==> inputs of trial 18 <==
Design cordicMagPh, start of the top module:
module cordicMagPh
   #(parameter integer N        = 13,  
     parameter integer XY_WIDTH = 18)  
    (input  wire                           clk,
     input  wire                           reset,    
     input  wire                           st,       
     input  wire signed [XY_WIDTH - 1 : 0] xin,      
     input  wire signed [XY_WIDTH - 1 : 0] yin,      
     output reg                            rdy,      
     output wire        [XY_WIDTH - 1 : 0] mag,      
     output wire signed [XY_WIDTH + 1 : 0] ph);      
    localparam integer N_WIDTH = $clog2(N);
    reg signed [XY_WIDTH + 1 : 0] x, y, z;
    reg        [N_WIDTH  - 1 : 0] ni;       
    reg                           qrt;      
    wire signed [XY_WIDTH + 1 : 0] xShift, yShift;
    wire        [XY_WIDTH - 2 : 0] atan;
    reg  signed [XY_WIDTH + 1 : 0] zCnv;
    reg          [XY_WIDTH : 0] a;
    reg  [2 * XY_WIDTH - 1 : 0] r;
    localparam [1 : 0] ST0 = 2'd0, ST1 = 2'd1, ST2 = 2'd2, ST3 = 2'd3;
    reg [1 : 0] state;
    localparam integer PKG_WIDTH = XY_WIDTH + 1;
    function [63:0] atanLUTlong;
        input integer i;
        begin
            case (i)
                0: atanLUTlong = 64'd2305843009213693952;
  ...
export LEC_CHECK = 0
export ABC_AREA = 1
export CAP_MARGIN = 20
export CELL_PAD_IN_SITES_GLOBAL_PLACEMENT = 3
export CORE_ASPECT_RATIO = 0.74
export CORE_MARGIN = 4
export CORE_UTILIZATION = 20
export CTS_CLUSTER_DIAMETER = 138
export CTS_CLUSTER_SIZE = 35
export GPL_ROUTABILITY_DRIVEN = 0
export MIN_ROUTING_LAYER = met2
export SLEW_MARGIN = 20
export TNS_END_PERCENT = 50
create_clock -name core_clock -period 8.0 [get_ports {clk}]
run.sh (not shown) runs the stock make flow with config.mk's settings and CLKGATE_MAP_FILE=.
==> inputs of trial 85, as changes to trial 18 <==
ABC_AREA = not set   (was 1)
CORE_MARGIN = 2   (was 4)
CTS_CLUSTER_DIAMETER = 38   (was 138)
CTS_CLUSTER_SIZE = 44   (was 35)
SETUP_SLACK_MARGIN = 0.14   (was not set)
TNS_END_PERCENT = not set   (was 50)
==> inputs of build 49, as changes to trial 18 <==
ABC_AREA = not set   (was 1)
CELL_PAD_IN_SITES_GLOBAL_PLACEMENT = not set   (was 3)
CORE_ASPECT_RATIO = not set   (was 0.74)
CORE_MARGIN = 2   (was 4)
CORE_UTILIZATION = 72   (was 20)
CTS_CLUSTER_DIAMETER = not set   (was 138)
CTS_CLUSTER_SIZE = 48   (was 35)
GPL_ROUTABILITY_DRIVEN = not set   (was 0)
MIN_ROUTING_LAYER = not set   (was met2)
PLACE_DENSITY_LB_ADDON = 0.01   (was not set)
SETUP_SLACK_MARGIN = -0.56   (was not set)
TNS_END_PERCENT = not set   (was 50)
==> flow/constraint.sdc (replaced) <==
create_clock -name core_clock -period 5.93 [get_ports {clk}]
set_input_delay 1.1860 -clock core_clock [delete_from_list [all_inputs] [get_ports {clk}]]
set_output_delay 1.1860 -clock core_clock [all_outputs]
set_load 0.01 [all_outputs]
==> comparison table <==
item	trial 18	build 49	trial 85
Placed cells	4664	2834	3693
Wire length reported by the detailed router	123 mm	70.8 mm	88.3 mm
Logic inverters	539	289	288
Arrival time at the worst endpoint	7.93 ns	7.06 ns	7.75 ns
Crit path buffers/inverters	7	8	5
Via count	32500	20300	25500
Count of standard-cell rows	101	59	97
Synthesized Nets	3688	2830	2830
Cell area after technology mapping	20700 sq um	19200 sq um	19200 sq um
Violation count after the first detailed-route iteration	5165	3156	3787
Initial antenna violation count	0	6	5
Critical Path Most Common Cell	-	buf_4	fa_1
Gate count after technology mapping	3265	2407	2407
Combined global-route utilization of all metal layers	33.5%	50.3%	26.8%
Area growth from synthesis to layout	13.1%	12.1%	13.4%
Worst path max stage delay	1.11 ns	0.63 ns	0.56 ns
Clock-pin transition on the worst setup and hold timing paths	0.09 ns	0.06 ns	0.07 ns
Relative area of clock buffers and inverters in the final design	1.28%	1.38%	1.44%
Met2 wire len	50.0 mm	30.2 mm	39.9 mm
Post-route insts no fill	4706	2860	3723
Critical path destination	x[13]	x[18]	x[12]
Synth Area per Inst	6.34 sq um	8.00 sq um	8.00 sq um
Slowest cell on the critical path	dfrtp_1	fa_2	fa_1
Outcome	complete, but fails checks	complete, but fails checks	timing/DRC/antenna clean
Layout check failures	design-rule violations	negative setup slack	-
Number of nets at the end of the flow	3714	2942	2841

==> wip/raven <==
Starting RTL as in the previous note.
make LEC_CHECK=0 CAP_MARGIN=0 CORE_ASPECT_RATIO=0.91 CORE_MARGIN=2 CORE_UTILIZATION=72 CTS_CLUSTER_DIAMETER=364 CTS_CLUSTER_SIZE=83 GPL_TIMING_DRIVEN=1 PLACE_DENSITY=0.77 SETUP_SLACK_MARGIN=3.28 SLEW_MARGIN=0 finish   # period 11.4 ns
==> inputs of wip/lagoon, as changes to wip/raven <==
==> flow/config.mk (replaced) <==
export PLATFORM = sky130hd
export DESIGN_NAME = cordicMagPh
export DESIGN_NICKNAME = cordicMagPh
export VERILOG_FILES = /design/flow/design.v
export SDC_FILE = /design/flow/constraint.sdc
export NUM_CORES = 4
export LEC_CHECK = 0
export CAP_MARGIN = 0
export CORE_ASPECT_RATIO = 0.83
export CORE_MARGIN = 2
export CORE_UTILIZATION = 48
export CTS_CLUSTER_DIAMETER = 266
export CTS_CLUSTER_SIZE = 100
export GPL_TIMING_DRIVEN = 0
export PLACE_DENSITY_LB_ADDON = 0.22
export SLEW_MARGIN = 0
export TNS_END_PERCENT = 5
==> comparison table <==
item	wip/raven	wip/lagoon
Final Instance Area	20400 µm²	21000 µm²
Overall global routing resource usage	46.3%	38.0%
Met2 track demand over resource in global routing	69.7%	55.7%
Peak fanout along the critical path	27	10
Worst path depth	23	26
Fillers	1972	3852
Synthesis-to-finish area growth	5.86%	8.93%
Source-to-sink clock delay at the later pin of the worst-skew pair	0.36 ns	0.38 ns
Iteration-0 DRC Markers	2741	2343
Status	timing/DRC/antenna clean	timing/DRC/antenna clean
Post-Route Hold Slack	0.519 ns	0.512 ns
Period Utilization, post-route	68.0%	73.3%
Fraction of area in registers	8.66%	8.36%
Final design utilization	77.0%	53.2%
Count of inserted tapcells	354	510
Final Instance Count excl. Fillers	2742	3010
Vias per std cell	7.07	6.45
Detail Route met3 WL	9080 µm	9210 µm
Std cell rows	57	66
Non-clock buffer area fraction after layout	4.64%	6.74%
Cell count after placement	2726	2994
Slew @ Worst Pin	1.13 ns	1.43 ns

==> v34 <==
==> flow/design.v <==
module cordicMagPh
   #(parameter integer N        = 13,  
     parameter integer XY_WIDTH = 18)  
    (input  wire                           clk,
     input  wire                           reset,    
     input  wire                           st,       
     input  wire signed [XY_WIDTH - 1 : 0] xin,      
     input  wire signed [XY_WIDTH - 1 : 0] yin,      
     output reg                            rdy,      
     output wire        [XY_WIDTH - 1 : 0] mag,      
     output wire signed [XY_WIDTH + 1 : 0] ph);      
    localparam integer N_WIDTH = $clog2(N);
    reg signed [XY_WIDTH + 1 : 0] x, y, z;
    reg        [N_WIDTH  - 1 : 0] ni;       
    reg                           qrt;      
    wire signed [XY_WIDTH + 1 : 0] xShift, yShift;
    wire        [XY_WIDTH - 2 : 0] atan;
    reg  signed [XY_WIDTH + 1 : 0] zCnv;
    reg          [XY_WIDTH : 0] a;
    reg  [2 * XY_WIDTH - 1 : 0] r;
    localparam [1 : 0] ST0 = 2'd0, ST1 = 2'd1, ST2 = 2'd2, ST3 = 2'd3;
    reg [1 : 0] state;
    localparam integer PKG_WIDTH = XY_WIDTH + 1;
    function [63:0] atanLUTlong;
        input integer i;
        begin
            case (i)
                0: atanLUTlong = 64'd2305843009213693952;
                1: atanLUTlong = 64'd1361218612134873344;
                2: atanLUTlong = 64'd719230530580881024;
                3: atanLUTlong = 64'd365092647525521984;
                4: atanLUTlong = 64'd183254791493294816;
                5: atanLUTlong = 64'd91716730292036224;
                6: atanLUTlong = 64'd45869556482713136;
                7: atanLUTlong = 64'd22936177926750896;
                8: atanLUTlong = 64'd11468263948075832;
                9: atanLUTlong = 64'd5734153847876408;
                10: atanLUTlong = 64'd2867079658191484;
                11: atanLUTlong = 64'd1433540170878135;
                12: atanLUTlong = 64'd716770128161890;
                13: atanLUTlong = 64'd358385069421298;
                14: atanLUTlong = 64'd179192535378193;
                15: atanLUTlong = 64'd89596267772540;
                16: atanLUTlong = 64'd44798133896700;
                17: atanLUTlong = 64'd22399066949654;
                18: atanLUTlong = 64'd11199533474990;
                19: atanLUTlong = 64'd5599766737515;
                20: atanLUTlong = 64'd2799883368760;
                21: atanLUTlong = 64'd1399941684380;
                22: atanLUTlong = 64'd699970842190;
                23: atanLUTlong = 64'd349985421095;
                24: atanLUTlong = 64'd174992710548;
                25: atanLUTlong = 64'd87496355274;
                26: atanLUTlong = 64'd43748177637;
                27: atanLUTlong = 64'd21874088818;
                28: atanLUTlong = 64'd10937044409;
                29: atanLUTlong = 64'd5468522205;
                30: atanLUTlong = 64'd2734261102;
                31: atanLUTlong = 64'd1367130551;
                32: atanLUTlong = 64'd683565276;
                33: atanLUTlong = 64'd341782638;
                34: atanLUTlong = 64'd170891319;
                35: atanLUTlong = 64'd85445659;
                36: atanLUTlong = 64'd42722830;
                37: atanLUTlong = 64'd21361415;
                38: atanLUTlong = 64'd10680707;
                39: atanLUTlong = 64'd5340354;
                40: atanLUTlong = 64'd2670177;
                41: atanLUTlong = 64'd1335088;
                42: atanLUTlong = 64'd667544;
                43: atanLUTlong = 64'd333772;
                44: atanLUTlong = 64'd166886;
                45: atanLUTlong = 64'd83443;
                46: atanLUTlong = 64'd41722;
                47: atanLUTlong = 64'd20861;
                48: atanLUTlong = 64'd10430;
                49: atanLUTlong = 64'd5215;
                50: atanLUTlong = 64'd2608;
                51: atanLUTlong = 64'd1304;
                52: atanLUTlong = 64'd652;
                53: atanLUTlong = 64'd326;
                54: atanLUTlong = 64'd163;
                55: atanLUTlong = 64'd81;
                56: atanLUTlong = 64'd41;
                57: atanLUTlong = 64'd20;
                58: atanLUTlong = 64'd10;
                59: atanLUTlong = 64'd5;
                60: atanLUTlong = 64'd3;
                61: atanLUTlong = 64'd1;
                62: atanLUTlong = 64'd1;
                63: atanLUTlong = 64'd0;
                default: atanLUTlong = 64'd0;
            endcase
        end
    endfunction
    function [63:0] coefdLUTlong;
        input integer i;
        begin
            case (i)
                0: coefdLUTlong = 64'd3260954456333195264;
                1: coefdLUTlong = 64'd2916686334356757504;
                2: coefdLUTlong = 64'd2829601372552588288;
                3: coefdLUTlong = 64'd2807750841902562304;
                4: coefdLUTlong = 64'd2802282967498353152;
                5: coefdLUTlong = 64'd2800915666627739136;
                6: coefdLUTlong = 64'd2800573820569637376;
                7: coefdLUTlong = 64'd2800488357751430656;
                8: coefdLUTlong = 64'd2800466991965381120;
                9: coefdLUTlong = 64'd2800461650513774592;
                10: coefdLUTlong = 64'd2800460315150554624;
                11: coefdLUTlong = 64'd2800459981309729792;
                12: coefdLUTlong = 64'd2800459897849522176;
                13: coefdLUTlong = 64'd2800459876984470016;
                14: coefdLUTlong = 64'd2800459871768206848;
                15: coefdLUTlong = 64'd2800459870464141312;
                16: coefdLUTlong = 64'd2800459870138124800;
                17: coefdLUTlong = 64'd2800459870056620544;
                18: coefdLUTlong = 64'd2800459870036244480;
                19: coefdLUTlong = 64'd2800459870031150592;
                20: coefdLUTlong = 64'd2800459870029877248;
                21: coefdLUTlong = 64'd2800459870029558784;
                22: coefdLUTlong = 64'd2800459870029479424;
                23: coefdLUTlong = 64'd2800459870029459456;
                24: coefdLUTlong = 64'd2800459870029454336;
                25: coefdLUTlong = 64'd2800459870029453312;
                default: coefdLUTlong = 64'd0;
            endcase
        end
    endfunction
    localparam integer COEFD_LUT_LONG_SIZE = 26;
    function [PKG_WIDTH - 3 : 0] atanLUTshort;
        input integer i;
        reg [63 : 0] v;
        begin
            v = atanLUTlong(i);
            atanLUTshort = v[61 -: PKG_WIDTH - 2];
        end
    endfunction
    function [PKG_WIDTH - 3 : 0] coefdInit;
        input integer dummy;
        reg [63 : 0] v;
        begin
            if (N - 1 > COEFD_LUT_LONG_SIZE - 1)
                v = coefdLUTlong(COEFD_LUT_LONG_SIZE - 1);
            else
                v = coefdLUTlong(N - 1);
            coefdInit = v[61 -: PKG_WIDTH - 2];
        end
    endfunction
    localparam [PKG_WIDTH - 3 : 0] coefd = coefdInit(0);
    function [PKG_WIDTH - 1 : 0] signalSaturate;
        input [PKG_WIDTH - 1 : 0] x;
        begin
            if (x[PKG_WIDTH - 1 : PKG_WIDTH - 2] == 2'b01) begin
                signalSaturate = {2'b01, {(PKG_WIDTH - 2){1'b0}}};
            end else if (x[PKG_WIDTH - 1 : PKG_WIDTH - 2] == 2'b10) begin
                signalSaturate = {2'b11, {(PKG_WIDTH - 2){1'b0}}};
            end else begin
                signalSaturate = x;
            end
        end
    endfunction
    always @(posedge clk or posedge reset)
    if (reset) begin
        rdy   <= 1'b0;
        x     <= {(XY_WIDTH + 2){1'b0}};
        y     <= {(XY_WIDTH + 2){1'b0}};
        z     <= {(XY_WIDTH + 2){1'b0}};
        ni    <= {N_WIDTH{1'b0}};
        qrt   <= 1'b0;
        state <= ST0;
    end else begin
        if (st) begin  
            rdy <= 1'b0;
            ni  <= {N_WIDTH{1'b0}};  
            if (xin < 0) begin
                x   <= -xin;
                qrt <= 1'b1;
            end else begin  
                x   <= xin;
                qrt <= 1'b0;
            end
            y <= yin;
            state <= ST1;
        end else begin
            case (state)
                ST0: begin
                    rdy <= 1'b1;
                end
                ST1: begin
                    if (y == 0) begin  
                        rdy <= 1'b1;
                        if (~qrt) begin  
                            z <= {(XY_WIDTH + 2){1'b0}};
                        end else begin
                            z <= {2'b01, {XY_WIDTH{1'b0}}};  
                        end
                        state <= ST0;  
                    end else begin  
                        if (y < 0) begin
                            x <= x - y;
                            y <= y + x;
                            z <= -atan;
                        end else begin
                            x <= x + y;
                            y <= y - x;
                            z <= atan;
                        end
                        ni    <= ni + 1'd1;
                        state <= ST2;
                    end
                end
                ST2: begin
                    if (y < 0) begin
                        x <= x - yShift;
                        y <= y + xShift;
                        z <= z - atan;
                    end else begin  
                        x <= x + yShift;
                        y <= y - xShift;
                        z <= z + atan;
                    end
                    if (ni < N - 1) begin  
                        ni    <= ni + 1'd1;
                        state <= ST2;
                    end else begin
                        ni    <= {N_WIDTH{1'b0}};
                        state <= ST3;
                    end
                end
                ST3: begin
                    rdy   <= 1'b1;
                    x     <= {1'b0, r[2 * XY_WIDTH - 1 : XY_WIDTH - 1]};
                    z     <= zCnv;
                    state <= ST0;
                end
            endcase
        end
    end
    assign xShift = x >>> ni;
    assign yShift = y >>> ni;
    assign atan   = atanLUTshort(ni);
    always @(*) begin
        if (x >= 0) begin
            a = x[XY_WIDTH : 0];
        end else begin
            a = {(XY_WIDTH + 1){1'b0}};
        end
        r = a * coefd;
    end
    always @(*) begin
        zCnv = {z[XY_WIDTH + 1], signalSaturate(z[XY_WIDTH : 0])};
        if (~qrt) begin  
            zCnv = zCnv;
        end else begin     
            if (zCnv >= 0) begin
                zCnv = {2'b01, {XY_WIDTH{1'b0}}} - zCnv;  
            end else begin
                zCnv = {2'b11, {XY_WIDTH{1'b0}}} - zCnv;  
            end
        end
    end
    assign mag = x[XY_WIDTH - 1 : 0];
    assign ph  = z;
endmodule
==> flow/run.sh <==
#!/bin/bash
# the make line also repeats each setting of config.mk as NAME=value (left out here)
make -C /OpenROAD-flow-scripts/flow DESIGN_CONFIG=/design/flow/config.mk WORK_HOME=/design/flow/orfs CLKGATE_MAP_FILE= finish
==> flow/config.mk <==
export PLATFORM = sky130hd
export DESIGN_NAME = cordicMagPh
export DESIGN_NICKNAME = cordicMagPh
export VERILOG_FILES = /design/flow/design.v
export SDC_FILE = /design/flow/constraint.sdc
export NUM_CORES = 4
export LEC_CHECK = 0
export CAP_MARGIN = 20
export CELL_PAD_IN_SITES_DETAIL_PLACEMENT = 1
export CORE_MARGIN = 2
export CORE_UTILIZATION = 34
export CTS_CLUSTER_DIAMETER = 256
export CTS_CLUSTER_SIZE = 27
export HOLD_SLACK_MARGIN = -0.06
export MAX_ROUTING_LAYER = met5
export PLACE_DENSITY_LB_ADDON = 0.22
export SLEW_MARGIN = 20
export TNS_END_PERCENT = 40
==> flow/constraint.sdc <==
create_clock -name core_clock -period 7.5 [get_ports {clk}]
set_input_delay 1.5000 -clock core_clock [delete_from_list [all_inputs] [get_ports {clk}]]
set_output_delay 1.5000 -clock core_clock [all_outputs]
set_load 0.01 [all_outputs]
==> inputs of v16, as changes to v34 <==
CELL_PAD_IN_SITES_DETAIL_PLACEMENT = unset   (was 1)
CORE_UTILIZATION = 71   (was 34)
CTS_CLUSTER_DIAMETER = unset   (was 256)
CTS_CLUSTER_SIZE = unset   (was 27)
HOLD_SLACK_MARGIN = unset   (was -0.06)
MAX_ROUTING_LAYER = unset   (was met5)
PLACE_DENSITY_LB_ADDON = 0.01   (was 0.22)
TNS_END_PERCENT = unset   (was 40)
==> flow/constraint.sdc (replaced) <==
create_clock -name core_clock -period 5.93 [get_ports {clk}]
set_input_delay 1.1860 -clock core_clock [delete_from_list [all_inputs] [get_ports {clk}]]
set_output_delay 1.1860 -clock core_clock [all_outputs]
set_load 0.01 [all_outputs]
==> qor summary <==
Non-clk invs: v16 288; v34 289
Count of non-CTS buffers in the layout: v16 221; v34 135
Die area: v16 0.02844 mm²; v34 0.05853 mm²
Worst setup slack before clock tree synthesis: v16 -505.0 ps; v34 -13.09 ps
GR Layer Usage met2: v16 0.7432; v34 0.4369
Status: v16 finished with violations; v34 timing/DRC/antenna clean
Layout check failures: v16 negative setup slack; v34 -
Sum of routed wire segments on met1: v16 24.60 mm; v34 32.61 mm
First-pass GRT wire length: v16 105.4 mm; v34 115.8 mm
Core Util at FP: v16 0.7182; v34 0.3427
Met3 global-route usage: v16 0.1529; v34 0.02836
Data arrival time of the critical path: v16 6750 ps; v34 7390 ps
Wire length on met2: v16 29.70 mm; v34 36.08 mm
Cell area after placement: v16 0.02105 mm²; v34 0.02074 mm²
Transition time of the tightest slew-check pin: v16 1186 ps; v34 1072 ps
Final design utilization: v16 0.8080; v34 0.3760
Top metal layer carrying routed signals: v16 met5; v34 met4
Number of cells upsized or downsized after cts: v16 22; v34 3
Worst R2R Setup Slack: v16 -600 ps; v34 420 ps
Detailed-routing iteration count for the pre-antenna-repair pass: v16 8; v34 5
Largest net degree at the start of global routing: v16 76; v34 82
Weighted congestion at the end of routability-driven global placement: v16 1.069; v34 0.9485
